==> inputs of 04-15 <==
==> flow/design.v <==
module matvecmult(
    CLK,
    RST,
    vector_x,
    vector_b,
    vector_y,
    Q,
    A,
    finish
);
input               CLK;
input               RST;
input       [127:0]	vector_x;
input       [127:0]	vector_b;
output  reg [127:0]	vector_y;
input       [127:0]	Q;
output  reg [3:0]   A;
output  reg         finish;
integer i;
integer j;
reg [7:0] vector_x_w[0:15],vector_x_r[0:15];
reg [7:0] vector_b_w[0:15],vector_b_r[0:15];
reg [7:0] vector_y_w[0:15],vector_y_r[0:15];
reg [7:0] part_matrix_a_w[0:15],part_matrix_a_r[0:15];
reg       finish_w,finish_r;
reg [3:0] counter_w,counter_r;
reg [7:0] temp;
always @(*) begin
    vector_x_w[0] = vector_x[7:0];
    vector_x_w[1] = vector_x[15:8];
    vector_x_w[2] = vector_x[23:16];
    vector_x_w[3] = vector_x[31:24];
    vector_x_w[4] = vector_x[39:32];
    vector_x_w[5] = vector_x[47:40];
    vector_x_w[6] = vector_x[55:48];
    vector_x_w[7] = vector_x[63:56];
    vector_x_w[8] = vector_x[71:64];
    vector_x_w[9] = vector_x[79:72];
    vector_x_w[10] = vector_x[87:80];
    vector_x_w[11] = vector_x[95:88];
    vector_x_w[12] = vector_x[103:96];
    vector_x_w[13] = vector_x[111:104];
    vector_x_w[14] = vector_x[119:112];
    vector_x_w[15] = vector_x[127:120];
    vector_b_w[0] = vector_b[7:0];
    vector_b_w[1] = vector_b[15:8];
    vector_b_w[2] = vector_b[23:16];
    vector_b_w[3] = vector_b[31:24];
    vector_b_w[4] = vector_b[39:32];
    vector_b_w[5] = vector_b[47:40];
    vector_b_w[6] = vector_b[55:48];
    vector_b_w[7] = vector_b[63:56];
    vector_b_w[8] = vector_b[71:64];
    vector_b_w[9] = vector_b[79:72];
    vector_b_w[10] = vector_b[87:80];
    vector_b_w[11] = vector_b[95:88];
    vector_b_w[12] = vector_b[103:96];
    vector_b_w[13] = vector_b[111:104];
    vector_b_w[14] = vector_b[119:112];
    vector_b_w[15] = vector_b[127:120];
    part_matrix_a_w[0] = Q[7:0];
    part_matrix_a_w[1] = Q[15:8];
    part_matrix_a_w[2] = Q[23:16];
    part_matrix_a_w[3] = Q[31:24];
    part_matrix_a_w[4] = Q[39:32];
    part_matrix_a_w[5] = Q[47:40];
    part_matrix_a_w[6] = Q[55:48];
    part_matrix_a_w[7] = Q[63:56];
    part_matrix_a_w[8] = Q[71:64];
    part_matrix_a_w[9] = Q[79:72];
    part_matrix_a_w[10] = Q[87:80];
    part_matrix_a_w[11] = Q[95:88];
    part_matrix_a_w[12] = Q[103:96];
    part_matrix_a_w[13] = Q[111:104];
    part_matrix_a_w[14] = Q[119:112];
    part_matrix_a_w[15] = Q[127:120];
    for(i=0;i<=15;i=i+1) begin
        vector_y_w[i] = vector_y_r[i];
    end
    temp =  2*part_matrix_a_w[15]*vector_x_w[0]+
            2*part_matrix_a_w[14]*vector_x_w[1]+
            2*part_matrix_a_w[13]*vector_x_w[2]+
            2*part_matrix_a_w[12]*vector_x_w[3]+
            2*part_matrix_a_w[11]*vector_x_w[4]+
            2*part_matrix_a_w[10]*vector_x_w[5]+
            2*part_matrix_a_w[9]*vector_x_w[6]+
            2*part_matrix_a_w[8]*vector_x_w[7]+
            2*part_matrix_a_w[7]*vector_x_w[8]+
            2*part_matrix_a_w[6]*vector_x_w[9]+
            2*part_matrix_a_w[5]*vector_x_w[10]+
            2*part_matrix_a_w[4]*vector_x_w[11]+
            2*part_matrix_a_w[3]*vector_x_w[12]+
            2*part_matrix_a_w[2]*vector_x_w[13]+
            2*part_matrix_a_w[1]*vector_x_w[14]+
            2*part_matrix_a_w[0]*vector_x_w[15];
    finish_w = 1'b0;
    counter_w = counter_r;
    if(RST)
        counter_w = 1'b0;
    else if(counter_r<4'b1111) begin
        i = counter_r;
        vector_y_w[i] = vector_y_r[i]+temp+vector_b_w[i];
        counter_w = counter_r+1'b1;
    end
    else begin
        finish_w = 1'b1;
        if(finish_r==1'b0)
            vector_y_w[15] = vector_y_r[15]+temp+vector_b_w[15];
        else
            vector_y_w[15] = vector_y_r[15];
    end
    finish = finish_r;
    A = counter_w;
    vector_y = {vector_y_r[15],vector_y_r[14],vector_y_r[13],vector_y_r[12],vector_y_r[11],vector_y_r[10],vector_y_r[9],vector_y_r[8],vector_y_r[7],vector_y_r[6],vector_y_r[5],vector_y_r[4],vector_y_r[3],vector_y_r[2],vector_y_r[1],vector_y_r[0]};
end
always @(posedge CLK or posedge RST) begin
    if (RST) begin
        counter_r <= 1'b0;
        finish_r <= 1'b0;
        for(i=0;i<=15;i=i+1) begin
            part_matrix_a_r[i]<=1'b0;
            vector_y_r[i]<=1'b0;
        end
    end
    else begin
        counter_r <= counter_w;
        finish_r <= finish_w;
        for(i=0;i<=15;i=i+1) begin
            part_matrix_a_r[i]<=part_matrix_a_w[i];
            vector_y_r[i]<=vector_y_w[i];
        end
    end
end
endmodule
==> flow/run.sh <==
#!/bin/bash
# the make line also repeats each setting of config.mk as NAME=value (left out here)
make -C /OpenROAD-flow-scripts/flow DESIGN_CONFIG=/design/flow/config.mk WORK_HOME=/design/flow/orfs CLKGATE_MAP_FILE= finish
==> flow/config.mk <==
export PLATFORM = sky130hd
export DESIGN_NAME = matvecmult
export DESIGN_NICKNAME = matvecmult
export VERILOG_FILES = /design/flow/design.v
export SDC_FILE = /design/flow/constraint.sdc
export NUM_CORES = 4
export LEC_CHECK = 0
export CAP_MARGIN = 20
export CORE_MARGIN = 2
export CORE_UTILIZATION = 57
export CTS_CLUSTER_DIAMETER = 285
export SETUP_SLACK_MARGIN = -0.58
export SLEW_MARGIN = 20
==> flow/constraint.sdc <==
create_clock -name core_clock -period 8.75 [get_ports {CLK}]
set_input_delay 1.7500 -clock core_clock [delete_from_list [all_inputs] [get_ports {CLK}]]
set_output_delay 1.7500 -clock core_clock [all_outputs]
set_load 0.01 [all_outputs]
==> 11-10: changes against 04-15 <==
ABC_AREA = 1   (was not set)
CORE_UTILIZATION = 58   (was 57)
CTS_CLUSTER_DIAMETER = 399   (was 285)
CTS_CLUSTER_SIZE = 99   (was not set)
SETUP_SLACK_MARGIN = not set   (was -0.58)
TNS_END_PERCENT = 10   (was not set)
==> flow/constraint.sdc (replaced) <==
create_clock -name core_clock -period 7.37 [get_ports {CLK}]
set_input_delay 1.4740 -clock core_clock [delete_from_list [all_inputs] [get_ports {CLK}]]
set_output_delay 1.4740 -clock core_clock [all_outputs]
set_load 0.01 [all_outputs]
==> impl_metrics.py <==
# Physical implementation metrics
metrics = {
    "routing": {
        "wl_per_cell_um": 19.51,
    },
    "die": {
        "rows": 71,
    },
    "status": {
        "check.faults": "setup timing",
        "outcome": "finished with violations",
    },
    "timing": {
        "fin_ws_ns": -2.080,
        "setup_violations": 79,
    },
    "yosys": {
        "syn_inst": 3138,
    },
}
(the above is from 11-10)
==> impl_metrics.py <==
# Physical implementation metrics
metrics = {
    "status": {
        "outcome": "finished with violations",
        "check.faults": "setup timing",
    },
    "die": {
        "rows": 68,
    },
    "timing": {
        "fin_ws_ns": -0.8471,
        "setup_violations": 64,
    },
    "yosys": {
        "syn_inst": 2124,
    },
}
(the above is from 04-15)

---

==> 06-16: inputs <==
Starts from the design.v that is shown in full above.
Settings: LEC_CHECK=0, CAP_MARGIN=20, CORE_MARGIN=2, CORE_UTILIZATION=56, CTS_CLUSTER_SIZE=83, SETUP_SLACK_MARGIN=-0.66, SLEW_MARGIN=20; clock period 7.1 ns.
run.sh (not shown) runs the stock make flow with config.mk's settings and CLKGATE_MAP_FILE=.
==> 06-14 (differences from 06-16) <==
ABC_AREA = 1   (was default)
CORE_MARGIN = 9   (was 2)
CORE_UTILIZATION = 43   (was 56)
CTS_CLUSTER_DIAMETER = 227   (was default)
CTS_CLUSTER_SIZE = 90   (was 83)
GPL_TIMING_DRIVEN = 0   (was default)
PLACE_DENSITY = 0.35   (was default)
SETUP_SLACK_MARGIN = default   (was -0.66)
TNS_END_PERCENT = 35   (was default)
==> flow/constraint.sdc (replaced) <==
create_clock -name core_clock -period 10.0 [get_ports {CLK}]
set_input_delay 2.0000 -clock core_clock [delete_from_list [all_inputs] [get_ports {CLK}]]
set_output_delay 2.0000 -clock core_clock [all_outputs]
set_load 0.01 [all_outputs]
==> 05-08 (differences from 06-16) <==
ABC_AREA = 1   (was default)
CORE_UTILIZATION = 52   (was 56)
CTS_CLUSTER_DIAMETER = 227   (was default)
CTS_CLUSTER_SIZE = 90   (was 83)
GPL_TIMING_DRIVEN = 0   (was default)
PLACE_DENSITY = 0.37   (was default)
SETUP_SLACK_MARGIN = default   (was -0.66)
TNS_END_PERCENT = 35   (was default)
==> flow/constraint.sdc (replaced) <==
create_clock -name core_clock -period 10.0 [get_ports {CLK}]
set_input_delay 2.0000 -clock core_clock [delete_from_list [all_inputs] [get_ports {CLK}]]
set_output_delay 2.0000 -clock core_clock [all_outputs]
set_load 0.01 [all_outputs]
==> flow_summary.yaml <==
# physical design summary
floorplanning:
  die_width_um: 243
min_path:
  hp-start: "vector_y_r[11][3]"
critical_path:
  cp_max_fo: 5
final_layout:
  buffers: 545
routing:
  m1WireLength_mm: 34.3
final_timing:
  worst_slack_ns: -0.142
  setup_violations: 16
status:
  status: "failed layout checks"
  so_faults: "negative setup slack"
global_route:
  antenna_found_initial: 5
synthesis:
  syn_inst: 3138
(the above is from 06-14)
==> flow_summary.yaml <==
# physical design summary
status:
  status: "failed layout checks"
  so_faults: "negative setup slack"
final_layout:
  buffers: 731
synthesis:
  syn_inst: 2124
critical_path:
  cp_max_fo: 8
final_timing:
  worst_slack_ns: -2.25
  setup_violations: 80
min_path:
  hp-start: "vector_y_r[3][2]"
cts:
  clkTransAtPathRegs_ns: 0.06
floorplanning:
  die_width_um: 193
(the above is from 06-16)
==> flow_summary.yaml <==
# physical design summary
final_timing:
  worst_slack_ns: -0.0618
  setup_violations: 14
critical_path:
  cp_max_fo: 5
status:
  status: "failed layout checks"
  so_faults: "negative setup slack"
synthesis:
  syn_inst: 3138
global_route:
  antenna_found_initial: 6
final_layout:
  buffers: 548
floorplanning:
  die_width_um: 209
(the above is from 05-08)

---

==> inputs of run a <==
RTL: the design.v shown in full above, as it stands there.
export LEC_CHECK = 0
export CAP_MARGIN = 0
export CELL_PAD_IN_SITES_GLOBAL_PLACEMENT = 3
export CORE_ASPECT_RATIO = 0.93
export CORE_MARGIN = 7
export CORE_UTILIZATION = 63
export CTS_CLUSTER_DIAMETER = 50
export CTS_CLUSTER_SIZE = 11
export GPL_TIMING_DRIVEN = 0
export MAX_ROUTING_LAYER = met4
export MIN_ROUTING_LAYER = met2
export PLACE_DENSITY_LB_ADDON = 0.1
export SETUP_SLACK_MARGIN = 2.41
export SLEW_MARGIN = 20
export TNS_END_PERCENT = 75
create_clock -name core_clock -period 10.0 [get_ports {CLK}]
==> inputs of run b, as changes to run a <==
==> flow/config.mk (replaced) <==
export PLATFORM = sky130hd
export DESIGN_NAME = matvecmult
export DESIGN_NICKNAME = matvecmult
export VERILOG_FILES = /design/flow/design.v
export SDC_FILE = /design/flow/constraint.sdc
export NUM_CORES = 4
export LEC_CHECK = 0
export CAP_MARGIN = 0
export CORE_MARGIN = 2
export CORE_UTILIZATION = 72
export CTS_CLUSTER_DIAMETER = 373
export CTS_CLUSTER_SIZE = 72
export PLACE_DENSITY_LB_ADDON = 0.11
export SETUP_SLACK_MARGIN = 0.93
export SLEW_MARGIN = 20
==> flow/constraint.sdc (replaced) <==
create_clock -name core_clock -period 3.17 [get_ports {CLK}]
set_input_delay 0.6340 -clock core_clock [delete_from_list [all_inputs] [get_ports {CLK}]]
set_output_delay 0.6340 -clock core_clock [all_outputs]
set_load 0.01 [all_outputs]
==> comparison <==
Run b died in global placement (3_3_place_gp), error FLW-0024. Run a never finished: it broke off in global placement without I/O (3_1_place_gp_skip_io). Against run a, the die size of run b is lower by 21%. Synthesized cell count is the same in run b and run a. Area after synthesis is the same in run b and run a.

---

==> inputs of 11-07 <==
RTL: the design.v shown in full above, as it stands there.
Settings: LEC_CHECK=0, ABC_AREA=1, CAP_MARGIN=20, CORE_MARGIN=9, CORE_UTILIZATION=43, CTS_CLUSTER_DIAMETER=227, CTS_CLUSTER_SIZE=90, GPL_TIMING_DRIVEN=0, PLACE_DENSITY=0.37, SLEW_MARGIN=20, TNS_END_PERCENT=35; clock period 10.0 ns.
==> 07-03 (differences from 11-07) <==
==> flow/config.mk (replaced) <==
export PLATFORM = sky130hd
export DESIGN_NAME = matvecmult
export DESIGN_NICKNAME = matvecmult
export VERILOG_FILES = /design/flow/design.v
export SDC_FILE = /design/flow/constraint.sdc
export NUM_CORES = 4
export LEC_CHECK = 0
export CAP_MARGIN = 20
export CORE_MARGIN = 2
export CORE_UTILIZATION = 40
export SLEW_MARGIN = 20
==> qor summary <==
Run status: 11-07 complete, but fails checks; 07-03 no timing/DRC/antenna violations
Violated checks: 11-07 negative setup slack; 07-03 -
Number of setup violations in the final report: 11-07 16; 07-03 0
Combinational gates: 11-07 2,239; 07-03 1,680
Pre-Place Util: 11-07 43.54%; 07-03 40.61%
Worst-case reg-to-reg path depth: 11-07 27; 07-03 21
Portion of the layout cell area used by non-clock buffers: 11-07 16.65%; 07-03 23.09%
Dominant cell area share: 11-07 18.57%; 07-03 20.00%
Number of I/O port buffers: 11-07 479; 07-03 486
Wire length after detailed routing: 11-07 84,080 um; 07-03 83,340 um
DIE WIDTH: 11-07 243.4 um; 07-03 227.1 um

---

==> inputs of run E <==
RTL: the design.v shown in full above, as it stands there.
==> flow/config.mk <==
export PLATFORM = sky130hd
export DESIGN_NAME = matvecmult
export DESIGN_NICKNAME = matvecmult
export VERILOG_FILES = /design/flow/design.v
export SDC_FILE = /design/flow/constraint.sdc
export NUM_CORES = 4
export LEC_CHECK = 0
export CAP_MARGIN = 20
export CORE_MARGIN = 2
export CORE_UTILIZATION = 51
export CTS_CLUSTER_DIAMETER = 255
export CTS_CLUSTER_SIZE = 98
export SLEW_MARGIN = 20
==> flow/constraint.sdc <==
create_clock -name core_clock -period 6.73 [get_ports {CLK}]
set_input_delay 1.3460 -clock core_clock [delete_from_list [all_inputs] [get_ports {CLK}]]
set_output_delay 1.3460 -clock core_clock [all_outputs]
set_load 0.01 [all_outputs]
==> inputs of run M, as changes to run E <==
Settings changed: ABC_AREA set to 1, CORE_UTILIZATION 51 to 63, CTS_CLUSTER_DIAMETER 255 to not set, CTS_CLUSTER_SIZE 98 to 94, PLACE_DENSITY set to 0.35.
==> flow/constraint.sdc (replaced) <==
create_clock -name core_clock -period 4.96 [get_ports {CLK}]
set_input_delay 0.9920 -clock core_clock [delete_from_list [all_inputs] [get_ports {CLK}]]
set_output_delay 0.9920 -clock core_clock [all_outputs]
set_load 0.01 [all_outputs]
==> inputs of run Z, as changes to run E <==
Settings changed: CORE_UTILIZATION 51 to 10, CTS_CLUSTER_DIAMETER 255 to not set, CTS_CLUSTER_SIZE 98 to not set.
==> flow/constraint.sdc (replaced) <==
create_clock -name core_clock -period 11.1 [get_ports {CLK}]
set_input_delay 2.2200 -clock core_clock [delete_from_list [all_inputs] [get_ports {CLK}]]
set_output_delay 2.2200 -clock core_clock [all_outputs]
set_load 0.01 [all_outputs]
==> inputs of run R, as changes to run E <==
Settings changed: ABC_AREA set to 1, CAP_MARGIN 20 to 0, CORE_UTILIZATION 51 to 72, CTS_CLUSTER_DIAMETER 255 to 371, CTS_CLUSTER_SIZE 98 to 94, PLACE_DENSITY set to 0.35, TNS_END_PERCENT set to 5.
==> flow/constraint.sdc (replaced) <==
create_clock -name core_clock -period 4.96 [get_ports {CLK}]
set_input_delay 0.9920 -clock core_clock [delete_from_list [all_inputs] [get_ports {CLK}]]
set_output_delay 0.9920 -clock core_clock [all_outputs]
set_load 0.01 [all_outputs]
==> summary of the runs <==
Against run Z, the core utilization of run E is higher by 64 points. Run E finished but failed the layout checks on negative setup slack. Run M aborted during 5_1_grt (GRT-0232). Run Z completed without violations. Run R ended with an error in 3_5_place_dp with DPL-0033. In area after synthesis, run Z and run E do not differ. In synthesized cell count, run Z and run E do not differ. In die size, run Z is at 5.0 times the value of run E.
